## design/flow/design.v

```verilog
module control_unit (op, regdst, regwrite, branch, jump, memread, memtoreg, memwrite, aluop, aluscr);
	input[5:0] 	op;
  	output reg [1:0] regdst;
  	output reg regwrite;
	output reg branch;
	output reg jump;
	output reg memread;
  	output reg [1:0]memtoreg;
  	output reg memwrite;
	output reg [1:0] aluop;
	output reg aluscr;
	always @(*) begin
		branch 		<= 1'b0;
		jump 		<= 1'b0;
		memread 	<= 1'b0;
		memtoreg[1:0]	<= 2'b00;
		memwrite	<= 1'b0;
		aluop[1:0]	<= 2'b10;
		aluscr		<= 1'b0;
		regdst[1:0] <= 2'b01;
		regwrite	<= 1'b1;
		case(op)
			6'b10_0011: 
			begin  
				regdst[1:0]		<= 2'b00;
				memread     	<= 1'b1;
            aluop[1:0]		<= 2'b00;
				aluscr			<= 1'b1;
            memtoreg[1:0]	<= 2'b01;
			end
			6'b10_1011: 
			begin  
            aluop[1]	<= 1'b0;
				aluscr	<= 1'b1;
				memwrite <= 1'b1;
				regwrite	<= 1'b0;
			end
			6'b00_0100: 
			begin  
				branch		<= 1'b1;
				aluop[1:0]	<= 2'b01;
				regwrite		<= 1'b0;
			end
			6'b00_1000: 
			begin  
            regdst[1:0] <= 2'b00;
				aluop[1] 	<= 1'b0;
				aluscr   	<= 1'b1;
			end
			6'b00_0010: 
			begin  
			  jump		<= 1'b1;
			  regwrite	<= 1'b0;
			end
			6'b00_0011: 
			begin
			  jump 				<= 1'b1;
			  regdst[1:0]		<= 2'b10;
			  memtoreg[1:0]	<= 2'b10;
			end
			6'b00_0000: 
			begin  
			end
		endcase
	end
endmodule 
module aludec(func, aluop, alucontrol);
input   [5:0] func;
input   [1:0] aluop;
output reg [2:0] alucontrol;
always @(*)
begin
    case(aluop)
      2'b00: alucontrol <= 3'b010;   
      2'b01: alucontrol <= 3'b110;   
      default: case(func)           
          6'b100000: alucontrol <= 3'b010;  
          6'b100010: alucontrol <= 3'b110;  
          6'b100100: alucontrol <= 3'b000;  
          6'b100101: alucontrol <= 3'b001;  
          6'b101011: alucontrol <= 3'b111;  
          default:   alucontrol <= 3'b011;  
        endcase
    endcase
end
endmodule
module alu_mips(a, b, control, outalu, zero);
input [31:0] a, b;
input [2:0] control;
output reg [31:0] outalu;
output zero;
always@(*)
begin
	case(control)
		0 : outalu=a&b;
		1 : outalu= a|b;
		2 : outalu=a+b;
		6 : outalu=a-b;
		7 : outalu=a<b?1:0;
		12 : outalu=~(a|b);
		default : outalu=0;
	endcase
end
assign zero=outalu==0?1:0;
endmodule
module regmem(
	 clk,
    rst,
    rgr1,
    rgr2,
    write,
    rgw1,
    rgw1data,
    rg1data,
    rg2data
);
    input [4:0] rgr1;
    input [4:0] rgr2;
    input [4:0]     rgw1;
    input [31:0]  rgw1data;
    input clk;
    input rst;
    input write;
    output reg [31:0] rg1data;
    output reg [31:0] rg2data;
    reg [31:0] regMem [31:0];  
  always @(*)
  begin
    rg1data = regMem[rgr1];
    rg2data = regMem[rgr2];
  end
    integer i;
  always @(posedge clk)
    begin
        if(rst == 1'b1)
        begin 
            for( i = 0; i < 32; i = i + 1 )
                regMem[i] <= i;
        end
        else if(write == 1'b1 && rgw1 != 5'd0)  
            regMem[rgw1] <= rgw1data;
    end
endmodule
module sign_ex(in, out);
input [15:0] in;
output [31:0] out;
assign out = {{16{in[15]}}, in};
endmodule
module mux32_2to1 (out, in0, in1, sel);
	output reg  [31:0] out;
	input [31:0] in0;
	input [31:0] in1;
	input sel;
  	always @(*)
    begin
      if (sel == 0)
			out = in0;
      else
			out = in1;
    end
endmodule 
module mux32_3to1 (out, in0, in1, in2, sel);
  	output reg  [31:0] out;
	input [31:0] in0;
	input [31:0] in1;
	input [31:0] in2;
  	input [1:0] sel;
  	always @(*)
		 begin
			case (sel)
				2'b00: out = in0;
				2'b01: out = in1;
				2'b10: out = in2;
				default: out = in0;
			endcase
		 end
endmodule 
module mux5_3to1 (out, in0, in1, in2, sel);
	output reg  [4:0] out;
	input [4:0] in0;
	input [4:0] in1;
	input [4:0] in2;
  	input [1:0] sel;
  	always @(*)
	begin
		case (sel)
			2'b00: out = in0;
			2'b01: out = in1;
			2'b10: out = in2;
			default: out = in0;
		endcase
	end
endmodule 
module cpu (rst, clk, addr, instruction,
            dmem_addr, dmem_wdata, dmem_write, dmem_read, dmem_readdata);
  	  input rst,clk;
  	  output reg [31:0] addr;
	  input  [31:0] instruction;
	  output [31:0] dmem_addr;
	  output [31:0] dmem_wdata;
	  output dmem_write, dmem_read;
	  input  [31:0] dmem_readdata;
	  wire [1:0] cu_regdst;
	  wire cu_jump, cu_branch, cu_memread;
	  wire [1:0] cu_memtoreg;
	  wire [1:0] cu_aluop;
	  wire cu_memwrite, cu_aluscr, cu_regwrite;
	  wire [4:0] mux1_regwrite;
	  wire [31:0] memdata;
	  wire [31:0] reg_readdata1, reg_readdata2;
	  wire [31:0] signext_out;
	  wire [31:0] mux2_out;
	  wire [31:0] alu_out;
	  wire alu_zero;
	  wire [2:0] aluctrl_out;
	  wire [31:0] dmem_readdata;
	  wire bBranch;
     wire [31:0] j_addr;
     wire [31:0] next_pc;
    wire [31:0] pc;
	 always @(posedge clk)
		if (rst)
			addr <= 32'h00000000;
		else
			addr <= next_pc;
    parameter ra_addr = 5'b11111;
    assign pc = addr + 4;
    control_unit contrlu (instruction[31:26], cu_regdst, cu_regwrite, cu_branch, cu_jump, cu_memread, cu_memtoreg, cu_memwrite, cu_aluop, cu_aluscr);
    mux5_3to1 mux01 (mux1_regwrite, instruction[20:16], instruction[15:11], ra_addr, cu_regdst[1:0]);
    regmem rmem (.clk(clk), .rst(rst), .rgr1(instruction[25:21]), .rgr2(instruction[20:16]), .write(cu_regwrite),
                 .rgw1(mux1_regwrite), .rgw1data(memdata), .rg1data(reg_readdata1), .rg2data(reg_readdata2));
    aludec aluctrl (instruction[5:0], cu_aluop, aluctrl_out);
    sign_ex signext (instruction[15:0], signext_out[31:0]);
    mux32_2to1 mux02 (mux2_out, reg_readdata2, signext_out, cu_aluscr);
    alu_mips ALU (reg_readdata1, mux2_out, aluctrl_out, alu_out, alu_zero);
    assign dmem_addr  = alu_out;
    assign dmem_wdata = reg_readdata2;
    assign dmem_write = cu_memwrite;
    assign dmem_read  = cu_memread;
    mux32_3to1 memmux(memdata, alu_out, dmem_readdata, pc, cu_memtoreg);
    and AND1(bBranch, cu_branch, alu_zero );
    wire [31:0] branch_shiftl2_result;
    wire [31:0] b_addr;
    wire [31:0] mux04_result;
    assign branch_shiftl2_result = signext_out << 2;
    assign b_addr = pc + branch_shiftl2_result;
    assign j_addr = {pc[31:28], instruction[25:0], 2'b00};
    mux32_2to1 mux04 (mux04_result, pc, b_addr, bBranch);
    mux32_2to1 mux05 (next_pc, mux04_result, j_addr, cu_jump);
endmodule
```

## design/flow/run.sh

```bash
#!/bin/bash
# the make line also repeats each setting of config.mk as NAME=value (left out here)
make -C /OpenROAD-flow-scripts/flow DESIGN_CONFIG=/design/flow/config.mk WORK_HOME=/design/flow/orfs CLKGATE_MAP_FILE= finish
```

## design/flow/config.mk

```make
export PLATFORM = sky130hd
export DESIGN_NAME = cpu
export DESIGN_NICKNAME = cpu
export VERILOG_FILES = /design/flow/design.v
export SDC_FILE = /design/flow/constraint.sdc
export NUM_CORES = 4
export LEC_CHECK = 0
export CAP_MARGIN = 20
export CORE_ASPECT_RATIO = 0.53
export CORE_MARGIN = 2
export CORE_UTILIZATION = 72
export CTS_CLUSTER_SIZE = 61
export PLACE_DENSITY_LB_ADDON = 0.01
export SETUP_SLACK_MARGIN = 1.44
export SLEW_MARGIN = 10
```

## design/flow/constraint.sdc

```tcl
create_clock -name core_clock -period 5.69 [get_ports {clk}]
set_input_delay 1.1380 -clock core_clock [delete_from_list [all_inputs] [get_ports {clk}]]
set_output_delay 1.1380 -clock core_clock [all_outputs]
set_load 0.01 [all_outputs]
```

==> summary.txt, run 1 <==
Implementation results. Looking at the cell usage after synthesis, the top flip-flop cell is edfxtp_1. Average instance area after synthesis landed at ~13 sq um. Total congestion overflow landed at between 6000 and 7000. Progress stopped at global routing (5_1_grt). Instance count after placement with tap cells included landed at approximately 6300. Total global-route track usage over all layers is 0.998. According to the I/O placement log, the pin count is between 150 and 200. Of the total synthesized cell area, the portion taken by full adders, half adders and majority gates is 0.0278. Per the synthesis report, the dominant area consumer among library cells is edfxtp_1. By area the synthesized netlist is led by edfxtp_1, mux4_2, nor2_1.

In the Yosys stats the netlist draws on ~86 distinct library cells. In the synthesized netlist the async set-or-reset flop fraction comes to 0. Looking at the clock tree report, the maximum root-to-sink buffer count equals 3. Count of standard-cell rows landed at a little under 80. Die height landed at 216 um. The tree is rooted in a clkbuf_16.

The area fraction of the largest cell type after synthesis is 0.503. Multiplexer fraction of the synthesized cell area landed at 0.247. For this run the top cell type by instance count after synthesis was nor2_1.

Number of CTS-inserted buffers landed at 92. Simple-gate share of the synthesized area landed at 0.111. In this run, synthesis inferred 1024 flip-flops with an integrated enable.

Counting the warning lines in the Yosys log gives 8. The first error in the log reads "[ERROR GRT-0116] Global routing finished with congestion. Check the congestion regions in the DRC Viewer". Per the synthesis report, the AND-OR/OR-AND share of the synthesized area is 0.0574. The run stopped with a tool error.

Number of sinks on the clock net landed at around 1100. Per the synth log, the flip-flop and latch total comes to 1054. Looking at the clock tree report, the H-tree level count equals 3. Per the OpenROAD floorplan log, the area of the core is between 0.08 and 0.09 sq mm. Number of buffers added on ports landed at roughly 160. HPWL after detailed placement landed at between 150 and 200 mm. Of the combinational cells, the family taking the most area is multiplexers. Total cells reported by yosys after synthesis landed at ~4700. The die is 404 um wide. Final RePlAce weighted congestion landed at 1.12. The stat command in Yosys gives a chip area of ~0.061 sq mm.

Total die size landed at 0.0873 sq mm. Counting every instance in the synthesized netlist gives about 4700. Yosys reports that the most numerous cell types are nor2_1, edfxtp_1, mux4_2. The share of the core area taken by cells at floorplan is 0.730. The cell-mix breakdown from Yosys lists the XOR/XNOR area share as 0.00975. Sequential cell area fraction in the yosys report landed at 0.513.

Summing every instance area after synthesis gives 0.0611 sq mm.
what timing repair did:
action	CTS
hold endpoints to repair	0
hold buffers	0
resized	562
buffers inserted	125
gates cloned	27
pin swaps	118
setup endpoints to repair	1556
layer usage:
metal  GRT usage  overflow
met4       0.886       891
met3       0.975      1503
met5       0.801       114
met2        1.03      1933
met1        1.05      2370
per-stage QoR:
stage / instance area (sq um) / setup WS [ns] / utilization / power (W)
after floorplan: 61700 / -1.43 / - / 0.0120
after global placement: 70400 / -2.31 / 0.841 / 0.0149
after detailed placement: 70400 / -2.58 / 0.841 / 0.0151
after CTS: 77200 / -1.67 / 0.922 / 0.0228
==> inputs of run 2 (changes only) <==
CORE_ASPECT_RATIO = not set   (was 0.53)
CORE_UTILIZATION = 58   (was 72)
CTS_CLUSTER_SIZE = not set   (was 61)
PLACE_DENSITY_LB_ADDON = not set   (was 0.01)
SETUP_SLACK_MARGIN = not set   (was 1.44)
SLEW_MARGIN = 20   (was 10)
clock period = 5.5 ns   (was 5.69 ns; I/O delays follow)
==> summary.txt, run 2 <==
The flow run is done. STA reports a reg2reg setup slack of -1.28 ns. The critical path ends at dmem_addr[30]. The horizontal die dimension came to 329 um (was 404 um). Compared with the post-synthesis result, the final layout area differs by 28.5%.

Looking at the hold checks, the worst path lands on addr[31]. The script parses the final routing iteration and logs DRC violations as 0. Slew of the pin with the lowest slew margin landed at between 1 and 1.5 ns. Of the available clock period, the critical path in the final layout requires 1.29.

Dominant cells by area after synthesis: edfxtp_1, mux4_2, nor2_1 (unchanged). Per the timing report, the most critical flop-to-flop path finishes at addr[18]. Counting stages on the worst path, the most repeated cell is buf_12. The report counts max-capacitance violations totalling 0. Of the total power, registers draw 0.392. Area of the placeable core landed at 0.105 sq mm (was 0.0837 sq mm).

Number of cells on the worst reg-to-reg path landed at 29. The commonest register cell after synthesis was edfxtp_1 (unchanged). Synthesized instance count landed at 4660 (unchanged).

Setup repair after global routing could not meet its margin everywhere. The biggest combinational cell group after synthesis is multiplexers (unchanged). Total sequential power landed at between 0.009 and 0.01 W.

On the critical path, the stage with the largest delay is an instance of mux4_2. Dividing total power by cell area gives a power density of between 300 and 400 mW/mm^2. The worst slack at placement is -2.08 ns (was -2.58 ns). Layout net count landed at approximately 5700. Multiplexer fraction of the synthesized cell area landed at 0.247 (unchanged). Clock network latency to the later pin of the worst-skew pair landed at approximately 0.73 ns. STA classifies the critical path endpoint as a primary output. The script logs the ratio of routed vias to standard cells as a little under 7. The worst pin sits at a relative slew slack of 0.228. Number of setup violations in the final report landed at 775.

Before antenna repair, the detailed router went through 5 iterations. The worst setup path is launched from an input pin. The tool warning count for the run is roughly 100.

Largest net degree at the start of global routing landed at 34. Violation tally from detailed-route iteration zero landed at 7202. The share of total power dissipated in the clock network is 0.305. Area reported by Yosys stat landed at 0.0611 sq mm (unchanged).

Cell depth of the worst hold path landed at 3. Cell count along the critical path landed at 20. The worst-case IR drop observed on VDD is 0.000350 V.

By startpoint and endpoint, the worst setup path is classified as in -> out. The number of top-level design ports was 164 (unchanged). Number of synthesis warnings landed at 8 (unchanged).

Count of flip-flops with a built-in enable after synthesis landed at 1024 (unchanged). Post-synthesis adder-cell area fraction landed at 0.0278 (unchanged). Maximum number of buffers from clock root to sink landed at 3 (unchanged). Number of antenna violations at the first check in global routing landed at 15.

Max-slew violation count landed at 0. Cell internal power was estimated by the tool at between 0.015 and 0.02 W. In this design, the largest share of critical-path delay is due to multiplexers.

Number of synthesized register bits landed at 1054 (unchanged). The share of async-settable or async-resettable flops after synthesis was 0 (unchanged). The report lists the cells along the critical path as buf_16 > buf_12 > buf_12 > mux4_2 > mux4_2 > mux2_4 > nand2b_4 > o21ai_4 > ha_4 > or3_4 > or3_4 > o32a_1 > and2_4 > and3_4 > buf_12 > o41ai_4 > xnor2_1 > a221oi_2 > o31ai_2 > buf_2. Net switching power of the design landed at between 0.007 and 0.008 W. Die height landed at 329 um (was 216 um). Compound-cell area share of the yosys netlist landed at 0.0574 (unchanged). In this run, power in the clock network comes to 0.00724 W. Detail-routed net length per standard cell landed at between 30 and 40 um. The number of buffers added on ports came to 161 (unchanged). Final worst setup slack landed at -1.58 ns. The average instance area after synthesis is 13.1 sq um (unchanged).

Post-synthesis instance area landed at 0.0611 sq mm (unchanged). The script extracted a total leakage power of just under 30 nW. The run did not pass the layout checks because of setup timing. Total placed instance area landed at 0.0713 sq mm (was 0.0704 sq mm). Clock transition at the register clock pins on the worst setup and hold paths after CTS landed at ~0.06 ns. The core utilization at floorplan is 0.583 (was 0.730).

The via count of the first global-routing pass was 46900. Count of standard-cell rows landed at 119 (was 77). Number of CTS-inserted buffers landed at 109 (was 92). Looking at the group totals, the largest power group turns out to be registers.

Total number of vias landed at between 40000 and 50000. The total overflow left after global routing is 0. Most instantiated cells after synthesis: nor2_1, edfxtp_1, mux4_2 (unchanged). The timing report gives the biggest stage delay along the critical path as ~0.58 ns. Required arrival time at the worst endpoint landed at 4.40 ns. The HPWL after detailed placement came to 154 mm (was 176 mm). The simple-gate share of the synthesized area is 0.111 (unchanged). Result of the run: finished with violations (was did not finish). The final timing report lists a hold violation count of 0.

Number of sinks on the clock net landed at 1054 (unchanged). Of the total power, combinational logic draws 0.303. The most popular library cell in the synthesized design by count is nor2_1 (unchanged). The report shows a maximum critical-path fanout of 7. Worst clock skew landed at 0.0395 ns. The largest area contributor in the synthesized netlist is edfxtp_1 (unchanged). The script reports the combined buffer and inverter count of the critical path as 5. The xor and xnor fraction of the mapped netlist area is 0.00975 (unchanged). Total die size landed at 0.108 sq mm (was 0.0873 sq mm). Once detail routing completed, the nets flagged for antenna violations numbered 0. The filler cells instantiated in the layout total slightly below 7000. Total routing resource utilization after global routing landed at 0.426. The depth of the CTS H-tree is 3 (unchanged). For the completed layout, the total cell area is recorded as 0.0785 sq mm. Data arrival at the endpoint of the critical path landed at around 6 ns. Number of buffers inserted by hold repair at cts landed at 0 (unchanged). Sequential cell area fraction in the yosys report landed at 0.513 (unchanged). The number of distinct library cells after synthesis came to 86 (unchanged).

Power attributed to combinational cells is slightly above 0.007 W. The total cells reported by yosys after synthesis came to 4660 (unchanged). The launch point of the worst min-delay path is recorded as addr[31]. Area fraction of the dominant cell type after synthesis landed at 0.503 (unchanged). The most critical setup path has its startpoint at instruction[16].

Maximum clock frequency landed at approximately 140 MHz. The path class of the tightest hold or removal check is reg -> reg. The first global-routing pass estimated about 330 mm of wire. Final RePlAce weighted congestion landed at 0.982 (was 1.12). The clock root buffer is clkbuf_16 (unchanged).

Clock period minus final worst setup slack landed at between 7 and 8 ns. Switching portion of total power landed at 0.309. TritonCTS built the clock tree. The routed design has between 200 and 250 mm of wire. The startpoint identified for the worst register-to-register timing path is rmem.regMem[27][0].
run 2: layout make-up:
cell class / instances / area (sq um) / area share
repair inverters: 1 / 6.26 / 0.0000797
clock buffers: 134 / 2860 / 0.0365
repair buffers: 1125 / 11500 / 0.146
diodes: 5 / 12.5 / 0.000159
flip-flops and latches: 1054 / 31400 / 0.399
clock inverters: 65 / 552 / 0.00703
multi-input cells: 3090 / 30000 / 0.382
well taps: 1391 / 1740 / 0.0222
inverters: 116 / 464 / 0.00591
run 2: routing by layer:
metal,GRT usage,wire length (um)
met1,0.551,80100
met2,0.673,109000
met3,0.106,31200
met4,0.224,14100
met5,0,92
run 2: what timing repair did:
action / 4_1_cts / 5_1_grt
endpoints found under the setup margin: 776 / 817
cloned: 13 / 15
pin swaps: 75 / 83
endpoints found under the hold margin: 0 / 0
gates resized: 322 / 229
buffers inserted: 83 / 62
run 2: per-stage QoR:
step	hold WS, ns	util	std cells	power (W)	TNS, ns
global route	0.712	0.749	6978	0.0243	-422.43
detailed placement	0.646	0.680	6614	0.0155	-997.77
CTS	0.660	0.732	6907	0.0231	-258.74
floorplan	0.663	-	4693	0.0126	-571.31
finish	0.673	0.749	6981	0.0237	-335.47
global placement	0.637	0.680	6614	0.0154	-953.26
==> inputs of run 3 (changes only) <==
CAP_MARGIN = 10   (was 20)
CELL_PAD_IN_SITES_DETAIL_PLACEMENT = 0   (was not set)
CELL_PAD_IN_SITES_GLOBAL_PLACEMENT = 0   (was not set)
CORE_UTILIZATION = 72   (was 58)
CTS_CLUSTER_SIZE = 32   (was not set)
GPL_ROUTABILITY_DRIVEN = 0   (was not set)
MIN_ROUTING_LAYER = met1   (was not set)
PLACE_DENSITY_LB_ADDON = 0.26   (was not set)
SETUP_SLACK_MARGIN = 1.27   (was not set)
SLEW_MARGIN = 35   (was 20)
TNS_END_PERCENT = 10   (was not set)
clock period = 14.8 ns   (was 5.5 ns; I/O delays follow)
==> summary.txt, run 3 <==
The flow run is done. The worst slack at placement was 1.86 ns (was -2.08 ns). The net switching power of the design was 0.00257 W (was 0.00735 W). The layout net count was 4887 (was 5697).

The critical path launch point is instruction[20] (was instruction[16]). Clock period minus final worst setup slack landed at between 10 and 15 ns. The final clock period utilization by the worst path came to 0.903 (was 1.29). The areal power density over the cells is 121 mW/mm^2 (was 303 mW/mm^2). The type of the worst setup path was in -> out (unchanged).

The cell at the slowest stage of the critical path is clkdlybuf4s50_1 (was mux4_2). Number of top-level design ports landed at 164 (unchanged). Buffer count from post-CTS setup fixing landed at 0 (was 83). Reported leakage power landed at 23.6 nW (was 29.0 nW).

Maximum clock frequency landed at approximately 75 MHz. Routed wire length landed at 240 mm (was 235 mm). Multiplexer fraction of the synthesized cell area landed at 0.247 (unchanged). Number of synthesized register bits landed at 1054 (unchanged).

Core utilization at floorplan landed at 0.729 (was 0.583). The final worst setup slack was 1.44 ns (was -1.58 ns). The combinational-cell power consumption is 0.00184 W (was 0.00719 W). Quantity of gates resized following cts landed at 0 (was 322).

Number of warnings in the stage logs landed at 95 (was 100). Delay of the slowest cell on the worst path landed at 0.97 ns (was 0.58 ns). List of cells traversed by the critical path: clkdlybuf4s50_1 > inv_2 > buf_4 > mux2_2 > nand2b_1 > o21ai_0 > ha_1 > inv_2 > a2111oi_0 > o31ai_1 > a211oi_2 > a21oi_1 > o41ai_1 > o41ai_2 > a221oi_1 > a221oi_1 > o221ai_1 > clkdlybuf4s50_1 (was buf_16 > buf_12 > buf_12 > mux4_2 > mux4_2 > mux2_4 > nand2b_4 > o21ai_4 > ha_4 > or3_4 > or3_4 > o32a_1 > and2_4 > and3_4 > buf_12 > o41ai_4 > xnor2_1 > a221oi_2 > o31ai_2 > buf_2). Total die size landed at 0.0872 sq mm (was 0.108 sq mm). The synthesized instance count was 4660 (unchanged). Clock network power share landed at 0.349 (was 0.305). Horizontal die dimension landed at 295 um (was 329 um). The top cell family by delay on the critical path is AND-OR/OR-AND gates (was multiplexers). The area reported by Yosys stat is 0.0611 sq mm (unchanged).

The worst reg2reg path endpoint was addr[7] (was addr[18]). The critical path buffer and inverter count came to 5 (unchanged). Number of distinct library cells after synthesis landed at 86 (unchanged). Maximum number of buffers from clock root to sink landed at 3 (unchanged). Die height landed at 295 um (was 329 um). The global-route wire length before repair came to 335 mm (was 325 mm). Largest net degree at the start of global routing landed at 111 (was 34).

The largest area contributor in the synthesized netlist is edfxtp_1 (unchanged). Sequential cell area fraction in the yosys report landed at 0.513 (unchanged). The cell count along the critical path is 18 (was 20). The worst hold slack was 0.769 ns (was 0.673 ns). Number of cells on the worst reg-to-reg path landed at 21 (was 29). Violation tally from detailed-route iteration zero landed at 11900 (was 7202). HPWL after detailed placement landed at 136 mm (was 154 mm).

Post-synthesis instance area landed at 0.0611 sq mm (unchanged). The number of buffers inserted by hold repair at cts came to 0 (unchanged). Number of sinks on the clock net landed at 1054 (unchanged). The required arrival time at the worst endpoint came to 11.84 ns (was 4.40 ns).

Dominant cells by area after synthesis: edfxtp_1, mux4_2, nor2_1 (unchanged). The capturing element of the worst setup path was dmem_addr[31] (was dmem_addr[30]). Number of synthesis warnings landed at 8 (unchanged). Result of the run: timing/DRC/antenna clean (was finished with violations). The power consumed by the clock network is 0.00286 W (was 0.00724 W). Total congestion overflow landed at 0 (unchanged).

The class of the most critical hold timing path was reg -> reg (unchanged). Synthesis-to-finish area growth landed at 10.9% (was 28.5%). Data arrival at the endpoint of the critical path landed at 10.40 ns (was 5.98 ns). The total number of vias came to 50600 (was 48500). The count of flip-flops with a built-in enable after synthesis was 1024 (unchanged). The biggest combinational cell group after synthesis is multiplexers (unchanged). The internal power component is 0.00563 W (was 0.0164 W). Most instantiated cells after synthesis: nor2_1, edfxtp_1, mux4_2 (unchanged). The CTS tree was yes (unchanged). Clock network latency to the later pin of the worst-skew pair landed at 0.74 ns (was 0.73 ns). The accumulated negative setup slack was 0 ns (was -335.47 ns). The worst slew margin relative to its limit came to 0.270 (was 0.228). The share of async-settable or async-resettable flops after synthesis is 0 (unchanged). Largest fanout on the critical path landed at 22 (was 7). Unrepaired setup endpoints after global routing: no (was yes).

Clock transition at the register clock pins on the worst setup and hold paths after CTS landed at 0.07 ns (was 0.06 ns). The clock root buffer is clkbuf_16 (unchanged). Area fraction of the dominant cell type after synthesis landed at 0.503 (unchanged). The source of the worst register-to-register timing path is rmem.regMem[26][10] (was rmem.regMem[27][0]). Detail-routed net length per standard cell landed at 40.5 um (was 33.7 um). Average instance area after synthesis landed at 13.1 sq um (unchanged).

The power share of the combinational group came to 0.225 (was 0.303). Number of buffers added on ports landed at 161 (unchanged). The number of hold violations in the final report was 0 (unchanged). The most popular library cell in the synthesized design by count is nor2_1 (unchanged). The number of CTS-inserted buffers came to 106 (was 109). The sink of the worst hold path is addr[30] (was addr[31]). Total cells reported by yosys after synthesis landed at 4660 (unchanged). The commonest register cell after synthesis is edfxtp_1 (unchanged). The cell depth of the worst hold path came to 4 (was 3). Via density per instance landed at 8.54 (was 6.94). Worst clock skew landed at 0.0428 ns (was 0.0395 ns). Part of the total power dissipated in sequential elements landed at 0.426 (was 0.392). Switching portion of total power landed at 0.314 (was 0.309). The length of the first detailed-routing pass in iterations is 22 (was 5). Count of standard-cell rows landed at 106 (was 119). The start point of the worst min-delay path is addr[30] (was addr[31]). The instance count after placement with tap cells included is 5710 (was 6614).

The number of filler instances in the final layout came to 4095 (was 6750). The total routing resource utilization after global routing is 0.549 (was 0.426). The capturing element type of the critical path is a primary output (unchanged). The area of the placeable core is 0.0838 sq mm (was 0.105 sq mm). Flop-to-flop setup slack landed at 7.07 ns (was -1.28 ns).

Xor and xnor fraction of the mapped netlist area landed at 0.00975 (unchanged). The simple-gate share of the synthesized area was 0.111 (unchanged). Max-slew violation count landed at 0 (unchanged).

Slew of the pin with the lowest slew margin landed at 1.09 ns (was 1.16 ns). Total sequential power landed at 0.00349 W (was 0.00931 W). Peak ir drop on the vdd network landed at 0.0000962 V (was 0.000350 V). The count of maximum capacitance violations was 0 (unchanged).

Number of setup violations in the final report landed at 0 (was 775). Number of antenna violations at the first check in global routing landed at 25 (was 15). The heaviest power group is registers (unchanged). The depth of the CTS H-tree was 3 (unchanged).

The post-synthesis adder-cell area fraction came to 0.0278 (unchanged). The compound-cell area share of the yosys netlist was 0.0574 (unchanged). Number of nets with antenna violations after routing landed at 0 (unchanged). The DRC violations left is 0 (unchanged). The kind of start point of the critical path is an input pin (unchanged). The number of cells in the finished layout apart from fillers came to 5921 (was 6981). Via count of the first global-routing pass landed at 49800 (was 46900).
-- run 3: final cells by class --
class	instances	area, sq um	share of cell area
antenna	13	32.5	0.000480
timing repair buffer	319	2940	0.0434
clock inverter	65	734	0.0108
sequential	1054	31400	0.463
multi-input combinational	3090	28000	0.413
inverter	116	448	0.00661
clock buffer	130	2830	0.0417
tap	1134	1420	0.0209
-- run 3: per-stage QoR --
stage                     instance area, sq um  utilization  total power [W]
after detailed placement                 64000        0.764          0.00520
after global routing                     67700        0.808          0.00826
after global placement                   64000        0.763          0.00514
after CTS                                67600        0.807          0.00800
final                                    67800        0.808          0.00820
after floorplan                          61200            -          0.00459
-- run 3: layer usage --
layer,up-vias,track usage,wire [um]
met1,23100,0.624,63800
met5,-,0.00610,241
li1,17900,-,-
met3,2509,0.279,48600
met2,7082,0.766,98400
met4,28,0.479,28900
==> inputs of run 4 (changes only) <==
CELL_PAD_IN_SITES_GLOBAL_PLACEMENT = 1   (was 0)
CTS_CLUSTER_DIAMETER = 359   (was not set)
PLACE_DENSITY_LB_ADDON = not set   (was 0.26)
SETUP_SLACK_MARGIN = -0.41   (was 1.27)
SLEW_MARGIN = 20   (was 35)
TNS_END_PERCENT = 40   (was 10)
clock period = 6.17 ns   (was 14.8 ns; I/O delays follow)
==> summary.txt, run 4 <==
Implementation results. Number of synthesis warnings landed at 8 (unchanged). Number of buffers added on ports landed at 161 (unchanged). The total die size came to 0.0872 sq mm (unchanged). The maximum number of buffers from clock root to sink came to 3 (unchanged). Total cells reported by yosys after synthesis landed at 4660 (unchanged). The number of buffers inserted by hold repair at cts is 0 (unchanged). Average instance area after synthesis landed at 13.1 sq um (unchanged). Number of synthesized register bits landed at 1054 (unchanged).

Synthesized instance count landed at 4660 (unchanged). The HPWL after detailed placement was 163 mm (was 136 mm). Most instantiated cells after synthesis: nor2_1, edfxtp_1, mux4_2 (unchanged).

Number of sinks on the clock net landed at 1054 (unchanged). Number of top-level design ports landed at 164 (unchanged). Number of distinct library cells after synthesis landed at 86 (unchanged).

Instance count after placement with tap cells included landed at 6328 (was 5710). The compound-cell area share of the yosys netlist came to 0.0574 (unchanged). The depth of the CTS H-tree is 2 (was 3). Dominant cells by area after synthesis: edfxtp_1, mux4_2, nor2_1 (unchanged). The post-synthesis instance area was 0.0611 sq mm (unchanged). It got as far as global routing (5_1_grt) and failed there. Simple-gate share of the synthesized area landed at 0.111 (unchanged). The xor and xnor fraction of the mapped netlist area is 0.00975 (unchanged). Area reported by Yosys stat landed at 0.0611 sq mm (unchanged). The worst slack at placement came to -1.88 ns (was 1.86 ns).

The area fraction of the dominant cell type after synthesis is 0.503 (unchanged). Count of flip-flops with a built-in enable after synthesis landed at 1024 (unchanged). The horizontal die dimension was 295 um (unchanged). Count of standard-cell rows landed at 106 (unchanged). The number of CTS-inserted buffers came to 38 (was 106). Result of the run: did not finish (was timing/DRC/antenna clean). Share of async-settable or async-resettable flops after synthesis landed at 0 (unchanged). Die height landed at 295 um (unchanged). The biggest combinational cell group after synthesis is multiplexers (unchanged). The core utilization at floorplan is 0.729 (unchanged). The multiplexer fraction of the synthesized cell area is 0.247 (unchanged). The clock root buffer is clkbuf_16 (unchanged). The most popular library cell in the synthesized design by count was nor2_1 (unchanged). The area of the placeable core is 0.0838 sq mm (unchanged). Sequential cell area fraction in the yosys report landed at 0.513 (unchanged).

The commonest register cell after synthesis is edfxtp_1 (unchanged). The post-synthesis adder-cell area fraction was 0.0278 (unchanged). The largest area contributor in the synthesized netlist was edfxtp_1 (unchanged).
run 4: through the flow:
stage	TNS [ns]	cell area, sq um
floorplan	-232.26	61800
global placement	-436.43	70400
detailed placement	-553.04	70400
CTS	-66.78	73700
run 4: timing repair:
action	CTS
hold endpoints to repair	0
cloned	12
pin swaps	98
gates resized	348
setup buffers	110
setup endpoints to repair	74
==> inputs of run 5 (changes only) <==
CAP_MARGIN = 20   (was 10)
CELL_PAD_IN_SITES_DETAIL_PLACEMENT = not set   (was 0)
CELL_PAD_IN_SITES_GLOBAL_PLACEMENT = not set   (was 1)
CORE_UTILIZATION = 44   (was 72)
CTS_CLUSTER_DIAMETER = not set   (was 359)
CTS_CLUSTER_SIZE = not set   (was 32)
GPL_ROUTABILITY_DRIVEN = not set   (was 0)
MIN_ROUTING_LAYER = not set   (was met1)
SETUP_SLACK_MARGIN = not set   (was -0.41)
TNS_END_PERCENT = not set   (was 40)
clock period = 6.95 ns   (was 6.17 ns; I/O delays follow)
==> summary.txt, run 5 <==
The flow run is done. In the final report, the number of hold violations comes to 0. Xor and xnor fraction of the mapped netlist area landed at 0.00975 (unchanged). The clock root buffer is clkbuf_16 (unchanged). The critical path crosses 20 cells after its start point. The number of cells on the worst hold path is listed as 3. The commonest register cell after synthesis is edfxtp_1 (unchanged).

The worst register-to-register path depth is 31. Power attributed to sequential cells is between 0.007 and 0.008 W. Dominant cells by area after synthesis: edfxtp_1, mux4_2, nor2_1 (unchanged). Final worst setup slack landed at -0.656 ns. Clock network power share landed at 0.306. Detail-routed net length per standard cell landed at 32.4 um. Data arrival at the endpoint of the critical path landed at a little over 6 ns. For this run, design rule violations remaining after detail routing come to 0.

Critical path buffer and inverter count landed at 5. Setup repair after global routing could not meet its margin everywhere. Walking the worst path, the cells encountered are buf_16 > buf_16 > buf_6 > mux4_2 > mux4_2 > mux2_4 > nand2b_4 > o21ai_4 > ha_4 > or3_4 > buf_6 > or3_4 > o32a_4 > and2_4 > and3_4 > o41ai_4 > xnor2_1 > a221oi_2 > o31ai_4 > buf_2. Clock transition at the register clock pins on the worst setup and hold paths after CTS landed at approximately 0.08 ns. Area fraction of the dominant cell type after synthesis landed at 0.503 (unchanged). Global-route wire length before repair landed at around 340 mm.

The number of synthesized register bits was 1054 (unchanged). Maximum clock frequency landed at approximately 130 MHz. Dividing the final minimum period by the clock period gives 1.09. The endpoint of the worst hold path is reported as addr[31]. The worst setup path is captured at a primary output. Via density per instance landed at roughly 6.5. Post-synthesis adder-cell area fraction landed at 0.0278 (unchanged). The largest area contributor in the synthesized netlist is edfxtp_1 (unchanged).

According to the timing report, the critical path is launched from instruction[16]. At the pin with the least slew margin, the transition time is 0.965 ns. Clock network latency to the later pin of the worst-skew pair landed at roughly 0.76 ns.

Per the timing report, the most critical flop-to-flop path originates at rmem.regMem[28][3]. Flop-to-flop setup slack landed at roughly 0.09 ns. Violation tally from detailed-route iteration zero landed at approximately 6400. Number of buffers added on ports landed at 161 (unchanged). Maximum number of buffers from clock root to sink landed at 3 (unchanged). Number of top-level design ports landed at 164 (unchanged). Worst slew margin relative to its limit landed at 0.355. The power report attributes to the sequential group a share of 0.397. The compound-cell area share of the yosys netlist is 0.0574 (unchanged). The final timing report counts setup violations totalling around 52. Largest fanout on the critical path landed at 8. The longest incremental delay of any stage on the critical path is reported as roughly 0.49 ns. In the setup report, the worst path falls into the class in -> out. Areal power density over the cells landed at approximately 240 mW/mm^2.

The worst slack at placement came to -1.66 ns (was -1.88 ns). STA classifies the critical path startpoint as an input pin. Share of async-settable or async-resettable flops after synthesis landed at 0 (unchanged). Via count of the first global-routing pass landed at about 47000. Internal power component landed at approximately 0.013 W. Depth of the CTS H-tree landed at 3 (was 2). Number of warnings in the stage logs landed at approximately 98. Largest net degree at the start of global routing landed at 52. The HPWL after detailed placement was 157 mm (was 163 mm). Simple-gate share of the synthesized area landed at 0.111 (unchanged). Of the total power, the share spent switching nets is 0.306. Synthesis-to-finish area growth landed at 28.7%. Hold is met by 0.697 ns. Count of standard-cell rows landed at 136 (was 106). The most popular library cell in the synthesized design by count is nor2_1 (unchanged). Combinational-cell power consumption landed at roughly 0.0055 W. Total number of vias landed at around 48000. Clock network power for this build is 0.00569 W. The biggest combinational cell group after synthesis is multiplexers (unchanged).

The count of flip-flops with a built-in enable after synthesis came to 1024 (unchanged). The biggest slice of the total power is consumed by registers. Layout net count landed at between 5000 and 6000. In this run the critical register-to-register path is captured at addr[8].

Per the run summary, max-cap violations total 0. After layout, the minimum clock period comes to between 7 and 8 ns. Area of the placeable core landed at 0.138 sq mm (was 0.0838 sq mm).

The final report gives the standard cell area, fillers excluded, as a little under 0.08 sq mm. Power share of the combinational group landed at 0.297. The total cells reported by yosys after synthesis is 4660 (unchanged). Number of nets with antenna violations after routing landed at 0. Core utilization at floorplan landed at 0.444 (was 0.729). Synthesized instance count landed at 4660 (unchanged).

Most instantiated cells after synthesis: nor2_1, edfxtp_1, mux4_2 (unchanged). The post-synthesis instance area is 0.0611 sq mm (unchanged). Number of antenna violations at the first check in global routing landed at 13. The number of synthesis warnings came to 8 (unchanged). Result of the run: finished with violations (was did not finish).

The slowest stage of the critical path belongs to the cell mux4_2. STA reports the tightest min-delay check as being of type reg -> reg. Per the OpenROAD power report, leakage power amounts to approximately 29 nW.

Worst clock skew landed at roughly 0.054 ns. The number of CTS-inserted buffers was 107 (was 38). Area reported by Yosys stat landed at 0.0611 sq mm (unchanged). TritonCTS built the clock tree. Number of sinks on the clock net landed at 1054 (unchanged). Required arrival time at the worst endpoint landed at roughly 5.6 ns. Grouping stages by cell kind, the critical path spends the most delay in AND-OR/OR-AND gates. Per the GRT congestion report, total overflow comes to 0. Final RePlAce weighted congestion landed at roughly 0.94. Routed wire length landed at 239 mm. The worst VDD IR drop from the latest analysis is about 0.00025 V. In this run the power spent charging and discharging nets is 0.00568 W. The number of distinct library cells after synthesis came to 86 (unchanged). Sequential cell area fraction in the yosys report landed at 0.513 (unchanged).

In the global route stage, overall resource usage came out at 0.336. According to the timing report, the critical path is captured at dmem_addr[30]. Horizontal die dimension landed at 377 um (was 295 um).

Max-slew violation count landed at 0. Accumulated negative setup slack landed at -19.88 ns. Total die size landed at 0.142 sq mm (was 0.0872 sq mm). Core utilization of the finished layout landed at 0.571.

The reasons given for failing layout checks are setup timing. For this run, the detailed router's first-pass iteration total came to 6. The launch point of the worst min-delay path is recorded as addr[31].

Die height landed at 377 um (was 295 um). The average instance area after synthesis was 13.1 sq um (unchanged). Total placed instance area landed at 0.0716 sq mm (was 0.0704 sq mm). The multiplexer fraction of the synthesized cell area was 0.247 (unchanged).
==> run 5: metal layers <==
metal / routed length [um] / track usage / share of wire
met1: 84600 / 0.428 / 0.35
met2: 115000 / 0.553 / 0.48
met3: 25600 / 0.0622 / 0.11
met4: 13900 / 0.164 / 0.058
met5: 24 / 0 / 0.00010
==> run 5: metrics by stage <==
| stage | instances | power (W) |
|---|---|---|
| after CTS | 7327 | 0.0183 |
| after detailed placement | 7000 | 0.0123 |
| final | 7370 | 0.0186 |
| after global placement | 7000 | 0.0123 |
| after global routing | 7369 | 0.0191 |
| after floorplan | 4693 | 0.00988 |
==> run 5: timing repair <==
action / 4_1_cts / 5_1_grt
setup endpoints to repair: 61 / 58
setup buffers: 120 / 50
pin swaps: 101 / 70
cloned: 22 / 1
gates resized: 378 / 114
hold buffers: 0 / 0
==> run 5: cell type report <==
| type | instances | area, sq um |
|---|---|---|
| fill | 10900 | 59000 |
| sequential | 1054 | 31400 |
| multi-input combinational | 3090 | 29700 |
| timing repair buffer | 1128 | 11600 |
| clock buffer | 122 | 2730 |
| tap | 1794 | 2240 |
| clock inverter | 65 | 606 |
| inverter | 116 | 448 |
| antenna | 1 | 2.50 |
==> inputs of run 6 (changes only) <==
CAP_MARGIN = 10   (was 20)
CELL_PAD_IN_SITES_DETAIL_PLACEMENT = 0   (was not set)
CELL_PAD_IN_SITES_GLOBAL_PLACEMENT = 3   (was not set)
CORE_UTILIZATION = 49   (was 44)
CTS_CLUSTER_SIZE = 32   (was not set)
GPL_ROUTABILITY_DRIVEN = 0   (was not set)
MIN_ROUTING_LAYER = met1   (was not set)
SETUP_SLACK_MARGIN = 1.27   (was not set)
TNS_END_PERCENT = 10   (was not set)
clock period = 5.76 ns   (was 6.95 ns; I/O delays follow)
==> summary.txt, run 6 <==
The flow run is done. Result of the run: finished with violations (unchanged). Layout violations: setup timing (unchanged). Total design power landed at 0.0234 W (was 0.0186 W). The sink of the worst hold path is addr[31] (unchanged). The net switching power of the design is 0.00710 W (was 0.00568 W). The clock transition at the register clock pins on the worst setup and hold paths after CTS is 0.06 ns (was 0.08 ns). The areal power density over the cells is 296 mW/mm^2 (was 236 mW/mm^2). Number of buffers inserted by hold repair at cts landed at 0 (unchanged). The number of cells in the finished layout apart from fillers came to 7258 (was 7370).

The biggest combinational cell group after synthesis is multiplexers (unchanged). Max-slew violation count landed at 0 (unchanged). The count of standard-cell rows is 129 (was 136).

The multiplexer fraction of the synthesized cell area was 0.247 (unchanged). Dominant cells by area after synthesis: edfxtp_1, mux4_2, nor2_1 (unchanged). The number of CTS-inserted buffers is 113 (was 107). Per STA, the library cell used most along the worst path is buf_6.

The number of cells on the worst reg-to-reg path is 33 (was 31). The total number of vias came to 47900 (was 47600). The part of the total power dissipated in sequential elements was 0.380 (was 0.397). Number of sinks on the clock net landed at 1054 (unchanged). Combinational-cell power consumption landed at 0.00701 W (was 0.00551 W).

Violation tally from detailed-route iteration zero landed at 6825 (was 6410). Post-synthesis instance area landed at 0.0611 sq mm (unchanged). Static timing analysis puts the maximum clock frequency at 138 MHz. The detail-routed net length per standard cell is 34.9 um (was 32.4 um). Simple-gate share of the synthesized area landed at 0.111 (unchanged). Sequential cell area fraction in the yosys report landed at 0.513 (unchanged). The cell depth of the worst hold path came to 3 (unchanged). The smallest clock period supported by the final layout is computed as about 7.3 ns.

The HPWL after detailed placement was 167 mm (was 157 mm). Synthesis-to-finish area growth landed at 29.2% (was 28.7%). Largest net degree at the start of global routing landed at 46 (was 52). The type of the worst setup path was in -> out (unchanged). Number of top-level design ports landed at 164 (unchanged). Number of hold violations in the final report landed at 0 (unchanged). The total cells reported by yosys after synthesis came to 4660 (unchanged).

The number of filler instances in the final layout was 9522 (was 10900). Final worst setup slack landed at -1.50 ns (was -0.656 ns). Synthesized instance count landed at 4660 (unchanged).

The heaviest power group was registers (unchanged). Cell count along the critical path landed at 27 (was 20). Worst slew margin relative to its limit landed at 0.318 (was 0.355). The total congestion overflow is 0 (unchanged).

The final clock period utilization by the worst path is 1.26 (was 1.09). Flop-to-flop setup slack landed at -1.17 ns (was 0.09 ns). Average instance area after synthesis landed at 13.1 sq um (unchanged). The internal power component is 0.0163 W (was 0.0129 W).

The kind of start point of the critical path is an input pin (unchanged). The worst clock skew is 0.0423 ns (was 0.0538 ns). Number of antenna violations at the first check in global routing landed at 4 (was 13). The count of maximum capacitance violations came to 0 (unchanged). The power share of the combinational group was 0.300 (was 0.297). The post-synthesis adder-cell area fraction was 0.0278 (unchanged). Worst slack at placement landed at -2.26 ns (was -1.66 ns).

Delay of the slowest cell on the worst path landed at 0.54 ns (was 0.49 ns). Unrepaired setup endpoints after global routing: yes (unchanged). Length of the first detailed-routing pass in iterations landed at 8 (was 6). The number of nets with antenna violations after routing is 0 (unchanged). The class of the most critical hold timing path is reg -> reg (unchanged). DRC violations left landed at 0 (unchanged). The cell at the slowest stage of the critical path is mux4_2 (unchanged).

Horizontal die dimension landed at 357 um (was 377 um). The commonest register cell after synthesis is edfxtp_1 (unchanged). The die height was 357 um (was 377 um). The source of the worst register-to-register timing path is rmem.regMem[26][0] (was rmem.regMem[28][3]).

The slew of the pin with the lowest slew margin was 1.02 ns (was 0.965 ns). The via count of the first global-routing pass is 46600 (was 47400). The critical path launch point is instruction[16] (unchanged).

Total routing resource utilization after global routing landed at 0.392 (was 0.336). Routed wire length landed at 253 mm (was 239 mm). The count of flip-flops with a built-in enable after synthesis was 1024 (unchanged).

Total die size landed at 0.128 sq mm (was 0.142 sq mm). Power consumed by the clock network landed at 0.00748 W (was 0.00569 W). The area of the placeable core is 0.124 sq mm (was 0.138 sq mm). The clock root buffer is clkbuf_16 (unchanged). The capturing element of the worst setup path was dmem_addr[26] (was dmem_addr[30]). Critical path buffer and inverter count landed at 11 (was 5). The capturing element type of the critical path is a primary output (unchanged). Clock network power share landed at 0.320 (was 0.306). Core utilization at floorplan landed at 0.494 (was 0.444).

Global-route wire length before repair landed at 346 mm (was 339 mm). The largest area contributor in the synthesized netlist is edfxtp_1 (unchanged). Depth of the CTS H-tree landed at 3 (unchanged). Via density per instance landed at 6.60 (was 6.46).

The total sequential power came to 0.00888 W (was 0.00736 W). Compound-cell area share of the yosys netlist landed at 0.0574 (unchanged). The start point of the worst min-delay path is addr[31] (unchanged). The largest fanout on the critical path is 5 (was 8). Number of distinct library cells after synthesis landed at 86 (unchanged). Xor and xnor fraction of the mapped netlist area landed at 0.00975 (unchanged). The worst reg2reg path endpoint is addr[7] (was addr[8]).

The number of setup violations in the final report is 559 (was 52). The area fraction of the dominant cell type after synthesis is 0.503 (unchanged). Most instantiated cells after synthesis: nor2_1, edfxtp_1, mux4_2 (unchanged). The number of synthesized register bits is 1054 (unchanged). Number of buffers added on ports landed at 161 (unchanged). The instance count after placement with tap cells included came to 6882 (was 7000). The number of synthesis warnings came to 8 (unchanged). The most popular library cell in the synthesized design by count was nor2_1 (unchanged). Number of warnings in the stage logs landed at 99 (was 98). The peak ir drop on the vdd network came to 0.000282 V (was 0.000254 V). Required arrival time at the worst endpoint landed at 4.61 ns (was 5.56 ns). The reported leakage power is 29.2 nW (was 29.0 nW). The top cell family by delay on the critical path is AND-OR/OR-AND gates (unchanged). Area reported by Yosys stat landed at 0.0611 sq mm (unchanged). The clock network latency to the later pin of the worst-skew pair is 0.75 ns (was 0.76 ns). The layout net count came to 5727 (was 5697). Switching portion of total power landed at 0.304 (was 0.306).

The share of async-settable or async-resettable flops after synthesis was 0 (unchanged). Data arrival at the endpoint of the critical path landed at 6.11 ns (was 6.22 ns). The maximum number of buffers from clock root to sink is 3 (unchanged). The CTS tree is yes (unchanged).
## run 6: per-layer routing
metal	GRT usage	routed length, um	share of wire
met1	0.504	89500	0.35
met3	0.0859	29300	0.12
met4	0.216	15900	0.063
met5	0	20	0.000079
met2	0.622	119000	0.47
## run 6: repair_timing
item                                    4_1_cts  5_1_grt
resized                                     311      279
gates cloned                                 14       17
endpoints found under the setup margin     1140     1345
pin swaps                                    71       93
setup buffers                                68       68
## run 6: layout make-up
type                    count  area (sq um)  share of cell area
repair buffers           1151         11500               0.146
clock buffers             140          2970              0.0377
repair inverters            1          8.76            0.000111
flip-flops and latches   1054         31400               0.397
multi-input cells        3090         29800               0.378
inverters                 116           467             0.00591
clock inverters            67           749             0.00950
well taps                1637          2050              0.0260
diodes                      2          5.00           0.0000634
## run 6: per-stage QoR
stage                      util  TNS [ns]  hold WS, ns  area (sq um)
after floorplan               -   -508.76        0.663         61700
after CTS                 0.622   -118.86        0.696         76900
after global placement    0.576   -910.02        0.676         71200
after detailed placement  0.576   -930.03        0.687         71200
after global routing      0.638   -250.35        0.777         78900
final                     0.638   -160.53        0.724         78900
==> inputs of run 7 (changes only) <==
CAP_MARGIN = 20   (was 10)
CELL_PAD_IN_SITES_DETAIL_PLACEMENT = not set   (was 0)
CELL_PAD_IN_SITES_GLOBAL_PLACEMENT = not set   (was 3)
CORE_ASPECT_RATIO = 0.82   (was not set)
CORE_UTILIZATION = 66   (was 49)
CTS_CLUSTER_SIZE = 47   (was 32)
GPL_ROUTABILITY_DRIVEN = not set   (was 0)
MIN_ROUTING_LAYER = not set   (was met1)
PLACE_DENSITY_LB_ADDON = 0.0   (was not set)
SETUP_SLACK_MARGIN = -0.57   (was 1.27)
TNS_END_PERCENT = 35   (was 10)
clock period = 5.92 ns   (was 5.76 ns; I/O delays follow)
==> summary.txt, run 7 <==
The flow run is done. Critical path buffer and inverter count landed at 13 (was 11). The number of warnings in the stage logs came to 99 (unchanged). Dominant cells by area after synthesis: edfxtp_1, mux4_2, nor2_1 (unchanged).

Switching portion of total power landed at 0.329 (was 0.304). Delay of the slowest cell on the worst path landed at 0.65 ns (was 0.54 ns). Sequential cell area fraction in the yosys report landed at 0.513 (unchanged). The slew of the pin with the lowest slew margin came to 1.03 ns (was 1.02 ns).

Number of synthesized register bits landed at 1054 (unchanged). The capturing element type of the critical path is a primary output (unchanged). DRC violations left landed at 0 (unchanged). The worst path in the final design needs a cycle of around 7.4 ns, including I/O delays and setup. Largest net degree at the start of global routing landed at 42 (was 46). Worst clock skew landed at 0.125 ns (was 0.0423 ns). Total cells reported by yosys after synthesis landed at 4660 (unchanged).

The xor and xnor fraction of the mapped netlist area was 0.00975 (unchanged). Total number of vias landed at 54700 (was 47900). Total design power landed at 0.0222 W (was 0.0234 W).

The maximum number of buffers from clock root to sink came to 3 (unchanged). The flop-to-flop setup slack is -0.99 ns (was -1.17 ns). Number of distinct library cells after synthesis landed at 86 (unchanged). The global-route wire length before repair is 381 mm (was 346 mm). The type of the worst setup path was in -> out (unchanged). Clock network power share landed at 0.299 (was 0.320).

The clock transition at the register clock pins on the worst setup and hold paths after CTS is 0.06 ns (about the same). The instance count after placement with tap cells included came to 6475 (was 6882). Final clock period utilization by the worst path landed at 1.26 (about the same). Number of buffers inserted by hold repair at cts landed at 0 (unchanged).

The net switching power of the design was 0.00732 W (was 0.00710 W). Number of antenna violations at the first check in global routing landed at 25 (was 4). The number of setup violations in the final report is 582 (was 559). The combinational cell area excluding buffers and inverters is 0.0296 sq mm (was 0.0298 sq mm).

The total die size came to 0.0950 sq mm (was 0.128 sq mm). Number of filler instances in the final layout landed at 4291 (was 9522). Number of synthesis warnings landed at 8 (unchanged).

Unrepaired setup endpoints after global routing: yes (unchanged). Result of the run: finished with violations (unchanged). Number of cells in the finished layout apart from fillers landed at 6799 (was 7258). The cell count along the critical path was 23 (was 27). The peak ir drop on the vdd network was 0.000304 V (was 0.000282 V). Layout net count landed at 5668 (was 5727). HPWL after detailed placement landed at 161 mm (was 167 mm).

Required arrival time at the worst endpoint landed at 4.74 ns (was 4.61 ns). Power consumed by the clock network landed at 0.00664 W (was 0.00748 W). The area reported by Yosys stat was 0.0611 sq mm (unchanged). Routed wire length landed at 274 mm (was 253 mm).

The dominant cell type by count on the critical path was buf_4 (was buf_6). The kind of start point of the critical path was an input pin (unchanged). Number of buffers added on ports landed at 161 (unchanged). Largest fanout on the critical path landed at 7 (was 5). Clock network latency to the later pin of the worst-skew pair landed at 0.78 ns (was 0.75 ns). The number of nets with antenna violations after routing is 0 (unchanged).

The critical path launch point is instruction[16] (unchanged). The synthesis-to-finish area growth is 26.2% (was 29.2%). The biggest combinational cell group after synthesis was multiplexers (unchanged). Power share of the combinational group landed at 0.308 (was 0.300). Register area landed at 0.0314 sq mm (unchanged).

Detail-routed net length per standard cell landed at 40.2 um (was 34.9 um). The number of top-level design ports came to 164 (unchanged). The CTS tree is yes (unchanged).

The count of standard-cell rows came to 101 (was 129). Timing would allow up to between 100 and 150 MHz. The core utilization at floorplan was 0.663 (was 0.494). The reported leakage power came to 28.5 nW (was 29.2 nW). Total routing resource utilization after global routing landed at 0.572 (was 0.392). Length of the first detailed-routing pass in iterations landed at 13 (was 8).

The sink of the worst hold path is addr[31] (unchanged). The critical path goes through buf_16 > buf_12 > buf_16 > buf_16 > buf_4 > buf_6 > mux4_2 > mux4_2 > mux2_4 > o21ai_2 > buf_4 > inv_1 > ha_1 > buf_4 > inv_1 > o21ai_2 > buf_4 > or3_4 > a221oi_4 > mux2i_1 > nand3_2 > buf_6 > buf_6. Synthesized instance count landed at 4660 (unchanged). The heaviest power group was registers (unchanged). Final worst setup slack landed at -1.53 ns (was -1.50 ns).

The worst hold slack was 0.665 ns (was 0.724 ns). The clock root buffer is clkbuf_16 (unchanged). Simple-gate share of the synthesized area landed at 0.111 (unchanged).

Worst slack at placement landed at -2.07 ns (was -2.26 ns). The largest area contributor in the synthesized netlist was edfxtp_1 (unchanged). Max-slew violation count landed at 0 (unchanged). The total congestion overflow was 0 (unchanged). Area of the placeable core landed at 0.0921 sq mm (was 0.124 sq mm). The multiplexer fraction of the synthesized cell area is 0.247 (unchanged). Share of async-settable or async-resettable flops after synthesis landed at 0 (unchanged). Average instance area after synthesis landed at 13.1 sq um (unchanged). The class of the most critical hold timing path is reg -> reg (unchanged). Count of flip-flops with a built-in enable after synthesis landed at 1024 (unchanged).

The source of the worst register-to-register timing path is rmem.regMem[30][0] (was rmem.regMem[26][0]). Internal power component landed at 0.0149 W (was 0.0163 W). The top cell family by delay on the critical path is multiplexers (was AND-OR/OR-AND gates). Final RePlAce weighted congestion landed at 1.01. Number of sinks on the clock net landed at 1054 (unchanged). The part of the total power dissipated in sequential elements was 0.393 (was 0.380). The worst reg2reg path endpoint is addr[18] (was addr[7]). The post-synthesis adder-cell area fraction was 0.0278 (unchanged). The compound-cell area share of the yosys netlist came to 0.0574 (unchanged). The depth of the CTS H-tree is 3 (unchanged).

Count of maximum capacitance violations landed at 0 (unchanged). Number of cells on the worst reg-to-reg path landed at 27 (was 33). The via density per instance was 8.04 (was 6.60).

Post-synthesis instance area landed at 0.0611 sq mm (unchanged). The worst slew margin relative to its limit came to 0.311 (was 0.318). The commonest register cell after synthesis was edfxtp_1 (unchanged). Total placed instance area landed at 0.0709 sq mm (was 0.0712 sq mm). The via count of the first global-routing pass came to 53600 (was 46600). The cell at the slowest stage of the critical path was mux4_2 (unchanged).

Data arrival at the endpoint of the critical path landed at 6.27 ns (was 6.11 ns). The combinational-cell power consumption came to 0.00684 W (was 0.00701 W). Number of CTS-inserted buffers landed at 99 (was 113). The area of all placed cells without fillers came to 0.0771 sq mm (was 0.0789 sq mm).

Number of hold violations in the final report landed at 0 (unchanged). The total sequential power is 0.00874 W (was 0.00888 W). The most popular library cell in the synthesized design by count was nor2_1 (unchanged). Area fraction of the dominant cell type after synthesis landed at 0.503 (unchanged). The horizontal die dimension is 340 um (was 357 um). Layout violations: setup timing (unchanged). The areal power density over the cells was 288 mW/mm^2 (was 296 mW/mm^2). The capturing element of the worst setup path was dmem_addr[25] (was dmem_addr[26]). Most instantiated cells after synthesis: nor2_1, edfxtp_1, mux4_2 (unchanged). The start point of the worst min-delay path was addr[31] (unchanged). The cell depth of the worst hold path came to 3 (unchanged).

Die height landed at 280 um (was 357 um). The violation tally from detailed-route iteration zero is 11700 (was 6825).
## run 7: final cells by class
| class | count | share of cell area |
|---|---|---|
| diodes | 9 | 0.000292 |
| clock buffers | 120 | 0.0332 |
| clock inverters | 67 | 0.00852 |
| inverters | 116 | 0.00578 |
| multi-input cells | 3090 | 0.384 |
| flip-flops and latches | 1054 | 0.407 |
| well taps | 1236 | 0.0201 |
| repair buffers | 1106 | 0.141 |
| repair inverters | 1 | 0.0000487 |
## run 7: metrics by stage
stage          utilization  setup TNS [ns]
5_1_grt              0.837         -210.50
6_report             0.837         -213.13
2_1_floorplan            -         -376.46
4_1_cts              0.826         -103.34
3_5_place_dp         0.770         -775.42
3_3_place_gp         0.770         -723.56
## run 7: repair_timing
| action | CTS | global route |
|---|---|---|
| setup buffers | 81 | 51 |
| endpoints found under the setup margin | 123 | 114 |
| gates cloned | 11 | 0 |
| hold endpoints to repair | 0 | 0 |
| pin swaps | 77 | 79 |
| resized | 341 | 142 |
## run 7: metal layers
metal / GRT usage / wire length, um / vias to the layer above
met2: 0.786 / 110000 / 7316
li1: - / - / 19500
met3: 0.271 / 53100 / 2432
met1: 0.692 / 78600 / 25400
met4: 0.458 / 31600 / 36
met5: 0.0152 / 382 / -
==> inputs of run 8 (changes only) <==
CAP_MARGIN = 10   (was 20)
CELL_PAD_IN_SITES_DETAIL_PLACEMENT = 0   (was not set)
CELL_PAD_IN_SITES_GLOBAL_PLACEMENT = 1   (was not set)
CORE_ASPECT_RATIO = not set   (was 0.82)
CORE_UTILIZATION = 72   (was 66)
CTS_CLUSTER_SIZE = 32   (was 47)
GPL_ROUTABILITY_DRIVEN = 0   (was not set)
MIN_ROUTING_LAYER = met1   (was not set)
PLACE_DENSITY_LB_ADDON = not set   (was 0.0)
SETUP_SLACK_MARGIN = -0.36   (was -0.57)
TNS_END_PERCENT = 10   (was 35)
clock period = 6.4 ns   (was 5.92 ns; I/O delays follow)
==> summary.txt, run 8 <==
Implementation results. Result of the run: did not finish (was finished with violations). According to the logs, the last stage reached was global routing (5_1_grt). The tool reported: "[ERROR GRT-0116] Global routing finished with congestion. Check the congestion regions in the DRC Viewer".

The simple-gate share of the synthesized area is 0.111 (unchanged). The number of buffers added on ports is 161 (unchanged). Average instance area after synthesis landed at 13.1 sq um (unchanged). Post-synthesis adder-cell area fraction landed at 0.0278 (unchanged).

Total cells reported by yosys after synthesis landed at 4660 (unchanged). The biggest combinational cell group after synthesis is multiplexers (unchanged). Total routing resource utilization after global routing landed at 0.842. Instance count after placement with tap cells included landed at 6327 (was 6475). Most instantiated cells after synthesis: nor2_1, edfxtp_1, mux4_2 (unchanged). Area reported by Yosys stat landed at 0.0611 sq mm (unchanged).

Compound-cell area share of the yosys netlist landed at 0.0574 (unchanged). The area of the placeable core is 0.0838 sq mm (was 0.0921 sq mm). Die height landed at 295 um (was 280 um). Number of CTS-inserted buffers landed at 105 (was 99). The sequential cell area fraction in the yosys report was 0.513 (unchanged). The most popular library cell in the synthesized design by count is nor2_1 (unchanged).

The largest area contributor in the synthesized netlist was edfxtp_1 (unchanged). The area fraction of the dominant cell type after synthesis came to 0.503 (unchanged). The number of buffers inserted by hold repair at cts is 0 (unchanged). The synthesized instance count came to 4660 (unchanged). Number of sinks on the clock net landed at 1054 (unchanged). Post-synthesis instance area landed at 0.0611 sq mm (unchanged). Dominant cells by area after synthesis: edfxtp_1, mux4_2, nor2_1 (unchanged).

The HPWL after detailed placement was 161 mm (about the same). The clock root buffer is clkbuf_16 (unchanged). The commonest register cell after synthesis was edfxtp_1 (unchanged). Count of flip-flops with a built-in enable after synthesis landed at 1024 (unchanged).

Total congestion overflow landed at 318. Total die size landed at 0.0872 sq mm (was 0.0950 sq mm). Maximum number of buffers from clock root to sink landed at 3 (unchanged). Count of standard-cell rows landed at 106 (was 101). Number of synthesis warnings landed at 8 (unchanged). The horizontal die dimension came to 295 um (was 340 um). Number of distinct library cells after synthesis landed at 86 (unchanged).

Multiplexer fraction of the synthesized cell area landed at 0.247 (unchanged). The core utilization at floorplan is 0.729 (was 0.663). The depth of the CTS H-tree is 3 (unchanged).

Xor and xnor fraction of the mapped netlist area landed at 0.00975 (unchanged). The number of top-level design ports was 164 (unchanged). Total placed instance area landed at 0.0702 sq mm (was 0.0709 sq mm). Share of async-settable or async-resettable flops after synthesis landed at 0 (unchanged). Number of synthesized register bits landed at 1054 (unchanged).
## run 8: metrics by stage
stage | setup WS, ns | total power [W]
after CTS | -1.12 | 0.0200
after floorplan | -0.904 | 0.0107
after detailed placement | -1.70 | 0.0132
after global placement | -1.62 | 0.0130
## run 8: routing by layer
metal  global-route usage  overflow
met5                0.575         6
met4                0.814       137
met3                0.757        28
met2                0.943       126
met1                0.846        21
## run 8: timing repair
| item | in CTS |
|---|---|
| gates cloned | 9 |
| endpoints found under the setup margin | 59 |
| pin swaps | 58 |
| setup buffers | 56 |
| resized | 264 |
==> inputs of run 9 (changes only) <==
CAP_MARGIN = 25   (was 10)
CELL_PAD_IN_SITES_DETAIL_PLACEMENT = not set   (was 0)
CELL_PAD_IN_SITES_GLOBAL_PLACEMENT = 2   (was 1)
CORE_ASPECT_RATIO = 0.5   (was not set)
CORE_UTILIZATION = 40   (was 72)
CTS_CLUSTER_DIAMETER = 55   (was not set)
CTS_CLUSTER_SIZE = not set   (was 32)
GPL_TIMING_DRIVEN = 0   (was not set)
MAX_ROUTING_LAYER = met4   (was not set)
MIN_ROUTING_LAYER = met2   (was met1)
SETUP_SLACK_MARGIN = not set   (was -0.36)
TNS_END_PERCENT = not set   (was 10)
clock period = 10.0 ns   (was 6.4 ns; I/O delays follow)
==> summary.txt, run 9 <==
Implementation results. Result of the run: did not finish (unchanged). The last stage the flow got to was global routing (5_1_grt) (unchanged). First error line in the log: [ERROR GRT-0116] Global routing finished with congestion. Check the congestion regions in the DRC Viewer (unchanged). Total congestion overflow landed at roughly 930.

The clock root buffer is clkbuf_16 (unchanged). Most instantiated cells after synthesis: nor2_1, edfxtp_1, mux4_2 (unchanged). The biggest combinational cell group after synthesis is multiplexers (unchanged). Post-synthesis adder-cell area fraction landed at 0.0278 (unchanged).

The core utilization at floorplan came to 0.403 (was 0.729). The die height is 280 um (was 295 um). Maximum number of buffers from clock root to sink landed at 3 (unchanged). Multiplexer fraction of the synthesized cell area landed at 0.247 (unchanged). Number of top-level design ports landed at 164 (unchanged). Total placed instance area landed at 0.0673 sq mm (was 0.0702 sq mm). The commonest register cell after synthesis is edfxtp_1 (unchanged). Number of buffers inserted by hold repair at cts landed at 0 (unchanged). The depth of the CTS H-tree was 3 (unchanged). The share of async-settable or async-resettable flops after synthesis was 0 (unchanged). The total die size is 0.156 sq mm (was 0.0872 sq mm). The post-synthesis instance area is 0.0611 sq mm (unchanged).

The number of CTS-inserted buffers came to 108 (was 105). The average instance area after synthesis came to 13.1 sq um (unchanged). Area fraction of the dominant cell type after synthesis landed at 0.503 (unchanged). The most popular library cell in the synthesized design by count is nor2_1 (unchanged). The synthesized instance count was 4660 (unchanged).

The largest area contributor in the synthesized netlist is edfxtp_1 (unchanged). The HPWL after detailed placement was 224 mm (was 161 mm). The number of sinks on the clock net was 1054 (unchanged). Dominant cells by area after synthesis: edfxtp_1, mux4_2, nor2_1 (unchanged). The sequential cell area fraction in the yosys report came to 0.513 (unchanged). Count of standard-cell rows landed at 101 (was 106). Horizontal die dimension landed at 557 um (was 295 um). The number of synthesized register bits is 1054 (unchanged). The area of the placeable core came to 0.152 sq mm (was 0.0838 sq mm). Count of flip-flops with a built-in enable after synthesis landed at 1024 (unchanged). Simple-gate share of the synthesized area landed at 0.111 (unchanged). The area reported by Yosys stat came to 0.0611 sq mm (unchanged). The compound-cell area share of the yosys netlist came to 0.0574 (unchanged).

The total cells reported by yosys after synthesis is 4660 (unchanged). Number of buffers added on ports landed at 155 (was 161). Total global-route track usage over all layers is 0.724. Number of distinct library cells after synthesis landed at 86 (unchanged). The xor and xnor fraction of the mapped netlist area came to 0.00975 (unchanged). Number of synthesis warnings landed at 8 (unchanged).
==> run 9: timing repair <==
action,CTS
endpoints found under the setup margin,481
gates resized,305
pin swaps,21
cloned,0
setup buffers,24
==> run 9: stage by stage <==
step | worst slack [ns] | instances
4_1_cts | -0.0696 | 7167
2_1_floorplan | 0.0204 | 4693
3_5_place_dp | -3.40 | 6949
3_3_place_gp | -4.26 | 6856
==> run 9: per-layer routing <==
| metal | track usage | GRT overflow |
|---|---|---|
| met5 | - | - |
| met4 | 0.385 | 11 |
| met3 | 0.859 | 893 |
| met2 | 0.773 | 26 |
| met1 | - | - |
No activity file was given, so power comes from the tool's default toggle rates.
